==> exp/delta: inputs <==
## ted
module ted
(
	input         clk,				 
	input         reset,
	input  [15:0] addr_in,
	output [15:0] addr_out,
	input   [7:0] data_in,
	output  [7:0] data_out,
	input         rw,
	output        cpuclk,			 
	output  [6:0] color,				 
	output        csync,
	output reg    hsync,
	output reg    vsync,
	output reg    hblank,
	output reg    vblank_out,
	input         wide,
	output        ce_pix,
	output        irq,
	output        ba,
	output reg    cs_io,
	output reg    cs_ram,
	output reg    cs0,
	output reg    cs1,
	output reg    aec,
	output  [4:0] snd,
	output        pal,
	input   [7:0] k,
	input   [1:0] tvmode,
	output        cpuenable			 
);
clock: 3.41 ns
lec_check: 0
cap_margin: 0
core_aspect_ratio: 0.88
core_margin: 2
core_utilization: 72
cts_cluster_diameter: 29
cts_cluster_size: 43
gpl_timing_driven: 1
hold_slack_margin: 0.27
max_routing_layer: met5
place_density_lb_addon: 0.01
setup_slack_margin: 0.91
slew_margin: 20
tns_end_percent: 20
run.sh (not shown) runs the stock make flow with config.mk's settings and CLKGATE_MAP_FILE=.
==> exp/violet: changes against exp/delta <==
ABC_AREA = 1   (was unset)
CAP_MARGIN = 20   (was 0)
CORE_ASPECT_RATIO = unset   (was 0.88)
CORE_UTILIZATION = 62   (was 72)
CTS_CLUSTER_DIAMETER = unset   (was 29)
CTS_CLUSTER_SIZE = unset   (was 43)
GPL_TIMING_DRIVEN = unset   (was 1)
HOLD_SLACK_MARGIN = unset   (was 0.27)
MAX_ROUTING_LAYER = unset   (was met5)
PLACE_DENSITY_LB_ADDON = unset   (was 0.01)
SETUP_SLACK_MARGIN = unset   (was 0.91)
TNS_END_PERCENT = unset   (was 20)
==> flow/constraint.sdc (replaced) <==
create_clock -name core_clock -period 8.2 [get_ports {clk}]
set_input_delay 1.6400 -clock core_clock [delete_from_list [all_inputs] [get_ports {clk}]]
set_output_delay 1.6400 -clock core_clock [all_outputs]
set_load 0.01 [all_outputs]
==> exp/garnet: changes against exp/delta <==
CAP_MARGIN = 20   (was 0)
CORE_ASPECT_RATIO = unset   (was 0.88)
CORE_UTILIZATION = 40   (was 72)
CTS_CLUSTER_DIAMETER = unset   (was 29)
CTS_CLUSTER_SIZE = unset   (was 43)
GPL_TIMING_DRIVEN = unset   (was 1)
HOLD_SLACK_MARGIN = unset   (was 0.27)
MAX_ROUTING_LAYER = unset   (was met5)
PLACE_DENSITY_LB_ADDON = unset   (was 0.01)
SETUP_SLACK_MARGIN = unset   (was 0.91)
TNS_END_PERCENT = unset   (was 20)
==> flow/constraint.sdc (replaced) <==
create_clock -name core_clock -period 5.95 [get_ports {clk}]
set_input_delay 1.1900 -clock core_clock [delete_from_list [all_inputs] [get_ports {clk}]]
set_output_delay 1.1900 -clock core_clock [all_outputs]
set_load 0.01 [all_outputs]
==> qor summary <==
Clock transition at the registers of the reported paths: exp/violet 0.06 ns; exp/garnet 0.06 ns; exp/delta -
Detail-routed net length per standard cell: exp/violet 20.06 um; exp/garnet 20.41 um; exp/delta -
Post-route clock skew: exp/violet 0.05667 ns; exp/garnet 0.04963 ns; exp/delta -
Overall power after layout: exp/violet 0.01169 W; exp/garnet 0.01730 W; exp/delta -
Startpoint of the lowest-slack register-to-register path: exp/violet phicounter[0]; exp/garnet phicounter[0]; exp/delta -
Sum Neg Setup Slack: exp/violet 0 ns; exp/garnet 0 ns; exp/delta -
Synth Seq Share: exp/violet 46.55%; exp/garnet 46.42%; exp/delta 46.42%
Area fraction in and, or, nand and nor cells after synthesis: exp/violet 25.43%; exp/garnet 25.08%; exp/delta 25.08%
Startpoint of the most critical setup path: exp/violet phicounter[0]; exp/garnet ch2en; exp/delta -
Worst EP required: exp/violet 6.56 ns; exp/garnet 4.76 ns; exp/delta -
Run status: exp/violet finished clean; exp/garnet finished clean; exp/delta stopped before the end
Stage where the flow stopped: exp/violet -; exp/garnet -; exp/delta 5_1_grt
Proportion of power drawn by the clock network: exp/violet 47.0%; exp/garnet 51.1%; exp/delta -
Final hold slack: exp/violet 0.3697 ns; exp/garnet 0.3847 ns; exp/delta -
Final setup margin: exp/violet 2.887 ns; exp/garnet 1.416 ns; exp/delta -
Number of routed nets with antenna violations: exp/violet 0; exp/garnet 0; exp/delta -
Flip-flops: exp/violet 1193; exp/garnet 1193; exp/delta -
Nets: exp/violet 7098; exp/garnet 6459; exp/delta -
R2R depth: exp/violet 11; exp/garnet 9; exp/delta -
Area share of the largest cell type after synthesis: exp/violet 46.55%; exp/garnet 46.42%; exp/delta 46.42%
TritonCTS Buffers: exp/violet 115; exp/garnet 133; exp/delta 172
Highest-power group: exp/violet sequential cells; exp/garnet the clock network; exp/delta -
Delay of the slowest critical-path stage: exp/violet 0.70 ns; exp/garnet 0.57 ns; exp/delta -
Post-synth cell types: exp/violet 66; exp/garnet 97; exp/delta 97
Warning total across the stage logs: exp/violet 68; exp/garnet 65; exp/delta -

---

==> trial 32: inputs <==
ted again, from the RTL that the note above started with.
## ted
module ted
(
	input         clk,				 
	input         reset,
	input  [15:0] addr_in,
	output [15:0] addr_out,
	input   [7:0] data_in,
	output  [7:0] data_out,
	input         rw,
	output        cpuclk,			 
	output  [6:0] color,				 
	output        csync,
	output reg    hsync,
	output reg    vsync,
	output reg    hblank,
	output reg    vblank_out,
	input         wide,
	output        ce_pix,
	output        irq,
	output        ba,
	output reg    cs_io,
	output reg    cs_ram,
	output reg    cs0,
	output reg    cs1,
	output reg    aec,
	output  [4:0] snd,
	output        pal,
	input   [7:0] k,
	input   [1:0] tvmode,
	output        cpuenable			 
);
make LEC_CHECK=0 ABC_AREA=1 CAP_MARGIN=0 CORE_ASPECT_RATIO=0.7 CORE_MARGIN=2 CORE_UTILIZATION=72 CTS_CLUSTER_DIAMETER=365 CTS_CLUSTER_SIZE=11 HOLD_SLACK_MARGIN=0.29 PLACE_DENSITY=0.39 SETUP_SLACK_MARGIN=0.99 SLEW_MARGIN=20 TNS_END_PERCENT=5 finish   # period 3.31 ns
==> inputs of build 80, as changes to trial 32 <==
- ABC_AREA: 1 -> default
- CAP_MARGIN: 0 -> 20
- CORE_ASPECT_RATIO: 0.7 -> default
- CTS_CLUSTER_DIAMETER: 365 -> 359
- CTS_CLUSTER_SIZE: 11 -> default
- HOLD_SLACK_MARGIN: 0.29 -> default
- PLACE_DENSITY: 0.39 -> default
- PLACE_DENSITY_LB_ADDON: default -> 0.0
- SETUP_SLACK_MARGIN: 0.99 -> default
==> flow/constraint.sdc (replaced) <==
create_clock -name core_clock -period 6.13 [get_ports {clk}]
set_input_delay 1.2260 -clock core_clock [delete_from_list [all_inputs] [get_ports {clk}]]
set_output_delay 1.2260 -clock core_clock [all_outputs]
set_load 0.01 [all_outputs]
==> inputs of build 43, as changes to trial 32 <==
- CAP_MARGIN: 0 -> 20
- CORE_ASPECT_RATIO: 0.7 -> 1.5
- CORE_MARGIN: 2 -> 3
- CORE_UTILIZATION: 72 -> 37
- CTS_CLUSTER_DIAMETER: 365 -> default
- CTS_CLUSTER_SIZE: 11 -> 73
- HOLD_SLACK_MARGIN: 0.29 -> default
- MAX_ROUTING_LAYER: default -> met4
- PLACE_DENSITY: 0.39 -> default
- SETUP_SLACK_MARGIN: 0.99 -> default
- TNS_END_PERCENT: 5 -> default
==> flow/constraint.sdc (replaced) <==
create_clock -name core_clock -period 10.0 [get_ports {clk}]
set_input_delay 2.0000 -clock core_clock [delete_from_list [all_inputs] [get_ports {clk}]]
set_output_delay 2.0000 -clock core_clock [all_outputs]
set_load 0.01 [all_outputs]
==> results.env <==
STATIC_LEAKAGE_nW=23.2
POST_SYNTH_XOR_AREA_FRACTION_PCT=1.49
STATUS='no timing/DRC/antenna violations'
SYNTH.CELLS.MOST_FREQUENT='nor2_1, dfxtp_1, o21ai_0'
DR.MAX_LAYER_USED='met5'
ANTENNA_FOUND_INITIAL=7
CELL_TYPE_OF_THE_SLOWEST_STAGE_ON_THE_WORST_TIMING_PATH='fa_2'
WORST-PATH-BUF-INV=4
ROUTED_WL_MM=196
N_MULTI_INPUT_COMBINATIONAL_CELL=5028
FINALWEIGHTEDCONGESTION=1.26
CLOCK_DISTRIBUTION_AREA_OVERHEAD_IN_THE_FINAL_LAYOUT_PCT=5.31
CLOCKNETWORKPOWER_mW=12.0
COMBGATEAREA_UM2=24500
CP.ARRIVAL_NS=2.51
CLOCKPOWERSHARE_PCT=43.6
The numbers above come from trial 32.

==> results.env <==
CELL_TYPES_WITH_THE_LARGEST_AREA_SHARE_AFTER_SYNTHESIS='dfxtp_1, nand2_1, a21oi_1'
CLOCK_DISTRIBUTION_AREA_OVERHEAD_IN_THE_FINAL_LAYOUT_PCT=7.00
COMBGATEAREA_UM2=25500
SYNTH.CELLS.MOST_FREQUENT='nand2_1, dfxtp_1, a21oi_1'
SYN_AREA_UM2=51400
FINALWEIGHTEDCONGESTION=1.12
STATIC_LEAKAGE_nW=18.8
CELL_TYPE_OF_THE_SLOWEST_STAGE_ON_THE_WORST_TIMING_PATH='clkdlybuf4s50_1'
DR.MAX_LAYER_USED='met5'
ROUTED_WL_MM=162
ANTENNA_FOUND_INITIAL=4
POST_SYNTH_XOR_AREA_FRACTION_PCT=2.11
CP_DEPTH=8
STATUS='no timing/DRC/antenna violations'
WORST-PATH-BUF-INV=2
The numbers above come from build 80.

==> results.env <==
STATUS='no timing/DRC/antenna violations'
STATIC_LEAKAGE_nW=22.1
DR.MAX_LAYER_USED='met4'
CLOCKPOWERSHARE_PCT=47.5
ANTENNA_FOUND_INITIAL=17
CELL_TYPE_OF_THE_SLOWEST_STAGE_ON_THE_WORST_TIMING_PATH='clkdlybuf4s50_1'
CP.ARRIVAL_NS=3.74
CLOCKNETWORKPOWER_mW=4.61
POST_SYNTH_XOR_AREA_FRACTION_PCT=1.49
CLOCK_DISTRIBUTION_AREA_OVERHEAD_IN_THE_FINAL_LAYOUT_PCT=7.00
The numbers above come from build 43.


---

==> xenon <==
Starting RTL as in the previous note.
make LEC_CHECK=0 CAP_MARGIN=15 CORE_ASPECT_RATIO=1.16 CORE_MARGIN=2 CORE_UTILIZATION=72 CTS_CLUSTER_DIAMETER=395 GPL_TIMING_DRIVEN=1 MAX_ROUTING_LAYER=met5 PLACE_DENSITY=0.66 SETUP_SLACK_MARGIN=0.41 SLEW_MARGIN=20 TNS_END_PERCENT=25 finish   # period 3.34 ns
==> pepper (differences from xenon) <==
--- a/flow/config.mk
+++ b/flow/config.mk
@@ -5,11 +5,11 @@
 export SDC_FILE = /design/flow/constraint.sdc
 export NUM_CORES = 4
 export LEC_CHECK = 0
-export CAP_MARGIN = 15
-export CORE_ASPECT_RATIO = 1.16
+export CAP_MARGIN = 25
+export CORE_ASPECT_RATIO = 0.67
 export CORE_MARGIN = 2
 export CORE_UTILIZATION = 72
-export CTS_CLUSTER_DIAMETER = 395
+export CTS_CLUSTER_DIAMETER = 174
 export GPL_TIMING_DRIVEN = 1
 export MAX_ROUTING_LAYER = met5
 export PLACE_DENSITY = 0.66
==> comparison table <==
                                                                               pepper       xenon
Total half-perimeter wirelength after legalization and detailed placement       118 mm      115 mm
Fraction of power spent switching nets                                           23.2%       22.8%
Total of fill cells in the finished design                                        3914        3978
Wire length on met2                                                            78.6 mm     78.1 mm
Final net count                                                                   6635        6644
Row Count                                                                           80         105
Routing usage on met3                                                            14.9%       11.4%
M2 GR Usage                                                                      71.9%       71.9%
Critical path launch point                                                 noisegen[0]       ch2en
Antenna diode count                                                                  2           3
Average via count per standard cell                                               6.87        6.74
Sequential cell area                                                        0.0239 mm2  0.0239 mm2
Power in combinational cells                                                  0.891 mW    0.889 mW
Synthesis-to-layout area growth                                                  12.9%       13.3%
GRT Total Usage                                                                  49.0%       46.4%
Number of global-route vias before repair                                        48200       47700
Total via count after detailed routing                                           52100       51000
Max VDD drop                                                                    748 uV      501 uV
Non-Clock Buffer Area Fraction                                                   6.35%       6.34%
Met3 wirelength from detailed routing                                          27.1 mm     22.8 mm
Drt wl/cell                                                                    24.6 um     23.6 um
CTS clk-pin slew, worst paths                                                  0.08 ns     0.07 ns
Status                                                no timing/DRC/antenna violations  no timing/DRC/antenna violations
Count of warning messages emitted by the tools                                      63          69
Power figures rest on the tool's default switching activity, not on a simulated workload.
